// processor
module processor
(
	output reg w_en,
	output reg done,
	output reg [7:0] addr,
	output reg [31:0] data_out,
	input clk,
	input rst_n,
	input start,
	input [31:0] data_in
);
	parameter RESET = 3'd0;
	parameter READ_DATA = 3'd1;
	parameter READ_INSTRUCTON = 3'd2;
	parameter DELAY = 3'd3;
	parameter EXECUTE = 3'd4;
	parameter ADD = 3'd0;
	parameter SUB = 3'd1;
	parameter MUL = 3'd2;
	parameter TR = 3'd3;
	parameter DET = 3'd4;
	reg [2:0] cs,ns;
	reg [1:0] read_data_counter;
	reg [3:0] a11,a12,a21,a22,b11,b12,b21,b22;
	always@(posedge clk or negedge rst_n)begin
		if(~rst_n) cs <= RESET;
		else cs <= ns;
	end
	always@(*)begin
		case(cs)
			RESET : ns = (start & rst_n) ? READ_DATA : RESET;
			READ_DATA : ns = (read_data_counter == 2) ? READ_INSTRUCTON : READ_DATA;
			READ_INSTRUCTON : ns = DELAY;
			DELAY : ns = EXECUTE;
			EXECUTE : ns = RESET;
			default : ns = RESET;
		endcase
	end
	always@(posedge clk or negedge rst_n)begin
		if(~rst_n)begin
			done <= 0;
			w_en <= 0;
			addr <= 8'd255;
			data_out <= 0;
			read_data_counter <= 0;
			a11 <= 0;
			a12 <= 0;
			a21 <= 0; 
			a22 <= 0;
			b11 <= 0;
			b12 <= 0;
			b21 <= 0;
			b22 <= 0;	
		end
		else begin
			case(ns)
				RESET : begin
					done <= 0;
					w_en <= 0;
					addr <= 8'd255;
					data_out <= 0;
					read_data_counter <= 0;
					a11 <= 0;
					a12 <= 0;
					a21 <= 0; 
					a22 <= 0;
					b11 <= 0;
					b12 <= 0;
					b21 <= 0;
					b22 <= 0;
				end
				READ_DATA : begin
					done <= 0;
					w_en <= 0;
					addr <= 8'd255;
					data_out <= 0;
					read_data_counter <= read_data_counter + 1;
					a11 <= data_in[3:0];
					a12 <= data_in[7:4];
					a21 <= data_in[11:8]; 
					a22 <= data_in[15:12];
					b11 <= data_in[19:16];
					b12 <= data_in[23:20];
					b21 <= data_in[27:24];
					b22 <= data_in[31:28];
				end
				READ_INSTRUCTON : begin
					done <= 0;
					w_en <= 0;
					addr <= 0;
					data_out <= 0;
					read_data_counter <= 0;
					a11 <= a11;
					a12 <= a12;
					a21 <= a21; 
					a22 <= a22;
					b11 <= b11;
					b12 <= b12;
					b21 <= b21;
					b22 <= b22;
				end
				DELAY : begin
					done <= done;
					w_en <= w_en;
					addr <= addr;
					data_out <= 0;
					read_data_counter <= 0;
					a11 <= a11;
  ...
clock: 4.68 ns
lec_check: 0
cap_margin: 15
core_margin: 2
core_utilization: 70
cts_cluster_diameter: 28
setup_slack_margin: 0.92
slew_margin: 20
run.sh (not shown) runs the stock make flow with config.mk's settings and CLKGATE_MAP_FILE=.
The first run reached the layout checks and failed them: setup timing.
Rerun with:
Settings changed: CAP_MARGIN 15 to 20, MAX_ROUTING_LAYER set to met4, SETUP_SLACK_MARGIN 0.92 to 1.18.
Clock period 4.68 ns to 4.88 ns, I/O delays scaled along.
Result: The new run completed with no timing, DRC or antenna violations. Clock power falls by 15%. Routed wire length falls by 2.1%. Design area falls by 0.39%. Non-clock buffer count falls by 2. Area after synthesis stays the same.
Rerun with:
Settings changed: CORE_UTILIZATION 70 to 25, CTS_CLUSTER_DIAMETER 28 to not set, MAX_ROUTING_LAYER met4 to not set, SETUP_SLACK_MARGIN 1.18 to not set.
Clock period 4.88 ns to 5.61 ns, I/O delays scaled along.
The changed run went through all stages and came out clean.
Setup slack is better by 0.096 ns.
Final cell count increases by 20%.
Maximum frequency goes down by 12%.
Total power decreases by 12%.
Non-clock buffer count came out lower by 49.
Hold slack gains 0.0090 ns.
Rerun with:
Settings changed: CORE_ASPECT_RATIO set to 0.89, CORE_UTILIZATION 25 to 40, CTS_CLUSTER_DIAMETER set to 344.
Clock period 5.61 ns to 5.65 ns, I/O delays scaled along.
The changed run went through all stages and came out clean. Routed wire length came out lower by 2.7%. Via count came out lower by 0.94%. Power came out lower by 6.7%. Cell count came out lower by 11%. Core utilization came out higher by 17 points.

== run K ==
The RTL this note starts from:
==> flow/design.v <==
module processor
(
	output reg w_en,
	output reg done,
	output reg [7:0] addr,
	output reg [31:0] data_out,
	input clk,
	input rst_n,
	input start,
	input [31:0] data_in
);
	parameter RESET = 3'd0;
	parameter READ_DATA = 3'd1;
	parameter READ_INSTRUCTON = 3'd2;
	parameter DELAY = 3'd3;
	parameter EXECUTE = 3'd4;
	parameter ADD = 3'd0;
	parameter SUB = 3'd1;
	parameter MUL = 3'd2;
	parameter TR = 3'd3;
	parameter DET = 3'd4;
	reg [2:0] cs,ns;
	reg [1:0] read_data_counter;
	reg [3:0] a11,a12,a21,a22,b11,b12,b21,b22;
	always@(posedge clk or negedge rst_n)begin
		if(~rst_n) cs <= RESET;
		else cs <= ns;
	end
	always@(*)begin
		case(cs)
			RESET : ns = (start & rst_n) ? READ_DATA : RESET;
			READ_DATA : ns = (read_data_counter == 2) ? READ_INSTRUCTON : READ_DATA;
			READ_INSTRUCTON : ns = DELAY;
			DELAY : ns = EXECUTE;
			EXECUTE : ns = RESET;
			default : ns = RESET;
		endcase
	end
	always@(posedge clk or negedge rst_n)begin
		if(~rst_n)begin
			done <= 0;
			w_en <= 0;
			addr <= 8'd255;
			data_out <= 0;
			read_data_counter <= 0;
			a11 <= 0;
			a12 <= 0;
			a21 <= 0; 
			a22 <= 0;
			b11 <= 0;
			b12 <= 0;
			b21 <= 0;
			b22 <= 0;	
		end
		else begin
			case(ns)
				RESET : begin
					done <= 0;
					w_en <= 0;
					addr <= 8'd255;
					data_out <= 0;
					read_data_counter <= 0;
					a11 <= 0;
					a12 <= 0;
					a21 <= 0; 
					a22 <= 0;
					b11 <= 0;
					b12 <= 0;
					b21 <= 0;
					b22 <= 0;
				end
				READ_DATA : begin
					done <= 0;
					w_en <= 0;
					addr <= 8'd255;
					data_out <= 0;
					read_data_counter <= read_data_counter + 1;
					a11 <= data_in[3:0];
					a12 <= data_in[7:4];
					a21 <= data_in[11:8]; 
					a22 <= data_in[15:12];
					b11 <= data_in[19:16];
					b12 <= data_in[23:20];
					b21 <= data_in[27:24];
					b22 <= data_in[31:28];
				end
				READ_INSTRUCTON : begin
					done <= 0;
					w_en <= 0;
					addr <= 0;
					data_out <= 0;
					read_data_counter <= 0;
					a11 <= a11;
					a12 <= a12;
					a21 <= a21; 
					a22 <= a22;
					b11 <= b11;
					b12 <= b12;
					b21 <= b21;
					b22 <= b22;
				end
				DELAY : begin
					done <= done;
					w_en <= w_en;
					addr <= addr;
					data_out <= 0;
					read_data_counter <= 0;
					a11 <= a11;
					a12 <= a12;
					a21 <= a21; 
					a22 <= a22;
					b11 <= b11;
					b12 <= b12;
					b21 <= b21;
					b22 <= b22;
				end
				EXECUTE : begin
					addr <= data_in[7:0];
					read_data_counter <= read_data_counter;
					a11 <= a11;
					a12 <= a12;
					a21 <= a21; 
					a22 <= a22;
					b11 <= b11;
					b12 <= b12;
					b21 <= b21;
					b22 <= b22;
					case(data_in[31:29])
						ADD : begin
							done <= 1;
							w_en <= 1;
							data_out [7:0] <= $signed(a11) + $signed(b11);
							data_out [15:8] <= $signed(a12) + $signed(b12);
							data_out [23:16] <= $signed(a21) + $signed(b21);
							data_out [31:24] <= $signed(a22) + $signed(b22);
						end
						SUB : begin
							done <= 1;
							w_en <= 1;
							data_out [7:0] <= $signed(a11) - $signed(b11);
							data_out [15:8] <= $signed(a12) - $signed(b12);
							data_out [23:16] <= $signed(a21) - $signed(b21);
							data_out [31:24] <= $signed(a22) - $signed(b22);
						end
						MUL : begin
							done <= 1;
							w_en <= 1;
							data_out [7:0] <= ($signed(a11) * $signed(b11)) + ($signed(a12) * $signed(b21));
							data_out [15:8] <= ($signed(a11) * $signed(b12)) + ($signed(a12) * $signed(b22));
							data_out [23:16] <= ($signed(a21) * $signed(b11)) + ($signed(a22) * $signed(b21));
							data_out [31:24] <= ($signed(a21) * $signed(b12)) + ($signed(a22) * $signed(b22));
						end
						TR : begin
							done <= 1;
							w_en <= 1;
							data_out [7:0] <= {a11[3],a11[3],a11[3],a11[3],a11};
							data_out [15:8] <= {a21[3],a21[3],a21[3],a21[3],a21};
							data_out [23:16] <= {a12[3],a12[3],a12[3],a12[3],a12};
							data_out [31:24] <= {a22[3],a22[3],a22[3],a22[3],a22};
						end
						DET : begin
							done <= 1;
							w_en <= 1;
							data_out <= ($signed(a11) * $signed(a22)) - ($signed(a12) * $signed(a21));
						end
						default : begin
							done <= 0;
							w_en <= 0;
						end
					endcase
				end
			endcase
		end
	end
endmodule
Settings: LEC_CHECK=0, CAP_MARGIN=20, CORE_MARGIN=3, CORE_UTILIZATION=54, CTS_CLUSTER_DIAMETER=307, CTS_CLUSTER_SIZE=100, HOLD_SLACK_MARGIN=-0.06, PLACE_DENSITY=0.37, SLEW_MARGIN=20, TNS_END_PERCENT=15; clock period 7.0 ns.
Run K: flow completed, timing, DRC and antenna clean
For run H, these inputs were changed with respect to run K:
- TNS_END_PERCENT: 15 -> unset
- CTS_CLUSTER_SIZE: 100 -> 21
- SETUP_SLACK_MARGIN: unset -> 1.73
- CELL_PAD_IN_SITES_DETAIL_PLACEMENT: unset -> 1
- CORE_MARGIN: 3 -> 4
- PLACE_DENSITY: 0.37 -> unset
- CAP_MARGIN: 20 -> 15
- CTS_CLUSTER_DIAMETER: 307 -> 373
- MIN_ROUTING_LAYER: unset -> met2
- GPL_TIMING_DRIVEN: unset -> 0
- HOLD_SLACK_MARGIN: -0.06 -> unset
- CORE_UTILIZATION: 54 -> 40
==> results <==
Looking at first-pass GRT wire length, run H sits about 22% higher than run K does.
In run H the clock distribution power turned out about 16% higher than in run K.
Run H ends up with a peak supply drop that is 0.000018 V lower than in run K.
Compared with run K, in run H global router's overall resource usage up 11 points; final antenna diode count climbed 3.
No activity file was given, so power comes from the tool's default toggle rates.
